## job 2078
Design FPA_final, start of the top module:
module FPA_final (
input clk,
input rst,
input [31 : 0] in1,
input [31 : 0] in2,
output [31 : 0] OUT
);
==> flow/config.mk <==
export PLATFORM = sky130hd
export DESIGN_NAME = FPA_final
export DESIGN_NICKNAME = FPA_final
export VERILOG_FILES = /design/flow/design.v
export SDC_FILE = /design/flow/constraint.sdc
export NUM_CORES = 4
export LEC_CHECK = 0
export ABC_AREA = 1
export CAP_MARGIN = 20
export CORE_MARGIN = 2
export CORE_UTILIZATION = 72
export CTS_CLUSTER_DIAMETER = 208
export CTS_CLUSTER_SIZE = 30
export PLACE_DENSITY_LB_ADDON = 0.19
export SLEW_MARGIN = 20
==> flow/constraint.sdc <==
create_clock -name core_clock -period 8.78 [get_ports {clk}]
set_input_delay 1.7560 -clock core_clock [delete_from_list [all_inputs] [get_ports {clk}]]
set_output_delay 1.7560 -clock core_clock [all_outputs]
set_load 0.01 [all_outputs]
run.sh (not shown) runs the stock make flow with config.mk's settings and CLKGATE_MAP_FILE=.
Seen in the log of job 2078: DPL-0038 during 3_5_place_dp, after which the run never completed.
### job 2078 -> job 1518
--- a/flow/config.mk
+++ b/flow/config.mk
@@ -9,7 +9,5 @@
 export CAP_MARGIN = 20
 export CORE_MARGIN = 2
-export CORE_UTILIZATION = 72
-export CTS_CLUSTER_DIAMETER = 208
-export CTS_CLUSTER_SIZE = 30
-export PLACE_DENSITY_LB_ADDON = 0.19
+export CORE_UTILIZATION = 64
 export SLEW_MARGIN = 20
+export TNS_END_PERCENT = 15
==> flow/constraint.sdc <==
create_clock -name core_clock -period 13.8 [get_ports {clk}]
set_input_delay 2.7600 -clock core_clock [delete_from_list [all_inputs] [get_ports {clk}]]
set_output_delay 2.7600 -clock core_clock [all_outputs]
set_load 0.01 [all_outputs]
- The runs compared here, job 1518 and job 2078, all ended either early or with open violations.
- Run status, job 2078: aborted in 3_5_place_dp, error DPL-0038
- Stage in which a tool error killed job 1518: 5_1_grt.
- Re sequential area share after synthesis: no difference whatsoever between job 2078 and job 1518.
- Against job 2078, number of core rows in job 1518 rose by a few percent.
- Taking job 2078 as the reference, in job 1518 summed standard-cell area reported by yosys roughly the same, core region area up 2600 sq um, chip footprint picked up an extra 2800 sq um.
- Reported for job 1518 and job 2078, average instance area after synthesis turned out identical to the last digit.
> inputs changed (job 1518 -> job 5761)
--- a/flow/config.mk
+++ b/flow/config.mk
@@ -6,8 +6,8 @@
 export NUM_CORES = 4
 export LEC_CHECK = 0
-export ABC_AREA = 1
 export CAP_MARGIN = 20
 export CORE_MARGIN = 2
-export CORE_UTILIZATION = 64
+export CORE_UTILIZATION = 67
+export CTS_CLUSTER_SIZE = 44
+export SETUP_SLACK_MARGIN = 1.52
 export SLEW_MARGIN = 20
-export TNS_END_PERCENT = 15
==> flow/constraint.sdc <==
create_clock -name core_clock -period 11.6 [get_ports {clk}]
set_input_delay 2.3200 -clock core_clock [delete_from_list [all_inputs] [get_ports {clk}]]
set_output_delay 2.3200 -clock core_clock [all_outputs]
set_load 0.01 [all_outputs]
Findings:
- Job 5761 terminated abnormally: 4_1_cts reported DPL-0038.
- Job 5761: setup slack after placement 3150 ps below job 1518
- Number of instances in the synthesized netlist (higher): job 1518
- Summary: synthesized cell area, job 5761 worse than job 1518
- Job 5761 vs job 1518: mean instance size in the synthesized netlist up
- Taking job 5761 over job 1518, the number of placed instances, taps included ratio works out to 0.914.
- Between job 1518 and job 5761, adder-cell area share of the yosys netlist is lower for job 5761, job 1518 comes in above that.
Relative to job 5761, the following input files were edited for job 2488:
--- a/flow/config.mk
+++ b/flow/config.mk
@@ -8,6 +8,4 @@
 export CAP_MARGIN = 20
 export CORE_MARGIN = 2
-export CORE_UTILIZATION = 67
-export CTS_CLUSTER_SIZE = 44
-export SETUP_SLACK_MARGIN = 1.52
+export CORE_UTILIZATION = 58
 export SLEW_MARGIN = 20
## What came out
Diff job 5761 -> job 2488: worst setup slack after placement went up by 630 ps, die span in x has increased, final weighted congestion of routability-driven global placement increased by 0.41% relative to the old numbers, netlist area before placement essentially unchanged.
Diff job 5761 -> job 2488: floorplan die area higher, tally of buffers added on design ports roughly the same.
As the logs show, job 2488 stopped at 5_1_grt after a tool error, so it never reached the end of the flow.
The log for job 5761 ends in 4_1_cts with error DPL-0038, so the run never completed.

* * *

Setup of zinc:
Starting RTL as in the previous note.
// FPA_final
module FPA_final (
input clk,
input rst,
input [31 : 0] in1,
input [31 : 0] in2,
output [31 : 0] OUT
);
wire [31 : 0]A;
wire [31 : 0]B;
wire [31 : 0]C;
Registers operand1_reg (clk,rst, in1, A);
Registers operand2_reg (clk, rst, in2, B);
FPA B1 ( .A(A), .B(B), .Sum(C), .Cout(), .of());
Registers output_reg (clk,rst, C, OUT);
endmodule
make LEC_CHECK=0 ABC_AREA=1 CAP_MARGIN=20 CORE_ASPECT_RATIO=0.5 CORE_MARGIN=2 CORE_UTILIZATION=61 CTS_CLUSTER_DIAMETER=348 CTS_CLUSTER_SIZE=99 SETUP_SLACK_MARGIN=-0.28 SLEW_MARGIN=20 TNS_END_PERCENT=20 finish   # period 22.0 ns
No stage failed in zinc, and the final checks on the layout all came back clean.
--- input diff zinc..quartz ---
- CORE_ASPECT_RATIO: 0.5 -> unset
- MIN_ROUTING_LAYER: unset -> met2
- TNS_END_PERCENT: 20 -> unset
- CTS_CLUSTER_SIZE: 99 -> unset
- CORE_MARGIN: 2 -> 9
- CORE_UTILIZATION: 61 -> 50
- GPL_TIMING_DRIVEN: unset -> 0
- ABC_AREA: 1 -> unset
- SETUP_SLACK_MARGIN: -0.28 -> unset
- CTS_CLUSTER_DIAMETER: 348 -> unset
- PLACE_DENSITY_LB_ADDON: unset -> 0.25
Results
quartz: it failed with a tool error in 5_1_grt, so there are no final results.
Compared with zinc, quartz shows a lower starting utilization of the core area.
Changes observed in quartz relative to zinc: area share of and/or/nand/nor cells after synthesis went down 9.3 points, row count increased by 24 relative to the old numbers, number of library cell types mapped by synthesis went up.
Sort quartz and zinc by die area desc -> top: quartz
## Diff of input files: nickel against quartz
- CORE_ASPECT_RATIO now 0.5, previously not set
- PLACE_DENSITY_LB_ADDON no longer set, was 0.25
- GPL_TIMING_DRIVEN no longer set, was 0
- CTS_CLUSTER_DIAMETER now 254, previously not set
- CAP_MARGIN now 40, was 20
- CTS_CLUSTER_SIZE now 98, previously not set
- CORE_MARGIN now 2, was 9
- TNS_END_PERCENT now 5, previously not set
- PLACE_DENSITY now 0.41, previously not set
- CORE_UTILIZATION now 42, was 50
- CELL_PAD_IN_SITES_GLOBAL_PLACEMENT now 1, previously not set
- MIN_ROUTING_LAYER no longer set, was met2
==> results <==
The flow did not stop early for nickel: all stages ran, and the layout cleared the timing, design-rule and antenna checks. In terms of CTS sink count, nickel and quartz differ only marginally. As far as count of cells resized by post-cts repair goes, nickel and quartz are indistinguishable; the numbers are identical. The pre-CTS setup slack of nickel was superior to that of quartz. The overall die width in nickel is 1.4 times that in quartz. On HPWL after detailed placement, nickel does better than quartz. Compared with quartz, in nickel die size went up by about 2.8%; total cell area at the placement stage flat. nickel against quartz: number of synthesized flops with an enable pin neither gained nor lost much, standard-cell row count lost about 22%.
Input changes introduced in xenon (baseline for comparison: nickel):
- SETUP_SLACK_MARGIN now -0.28, previously not set
- CORE_UTILIZATION now 61, was 42
- CTS_CLUSTER_DIAMETER now 348, was 254
- CTS_CLUSTER_SIZE now 99, was 98
- CELL_PAD_IN_SITES_GLOBAL_PLACEMENT no longer set, was 1
- CAP_MARGIN now 20, was 40
- PLACE_DENSITY no longer set, was 0.41
- TNS_END_PERCENT now 20, was 5
- CORE_ASPECT_RATIO no longer set, was 0.5
==> results <==
[compare] base=nickel new=xenon: fmax went down; final instance area went down; sequential share of layout area went up. Clock skew sits lower in xenon than in nickel. Of nickel and xenon, the lower critical path depth belongs to nickel. Summary — length of the first detailed-routing pass in iterations, xenon relative to nickel: higher, by 4.
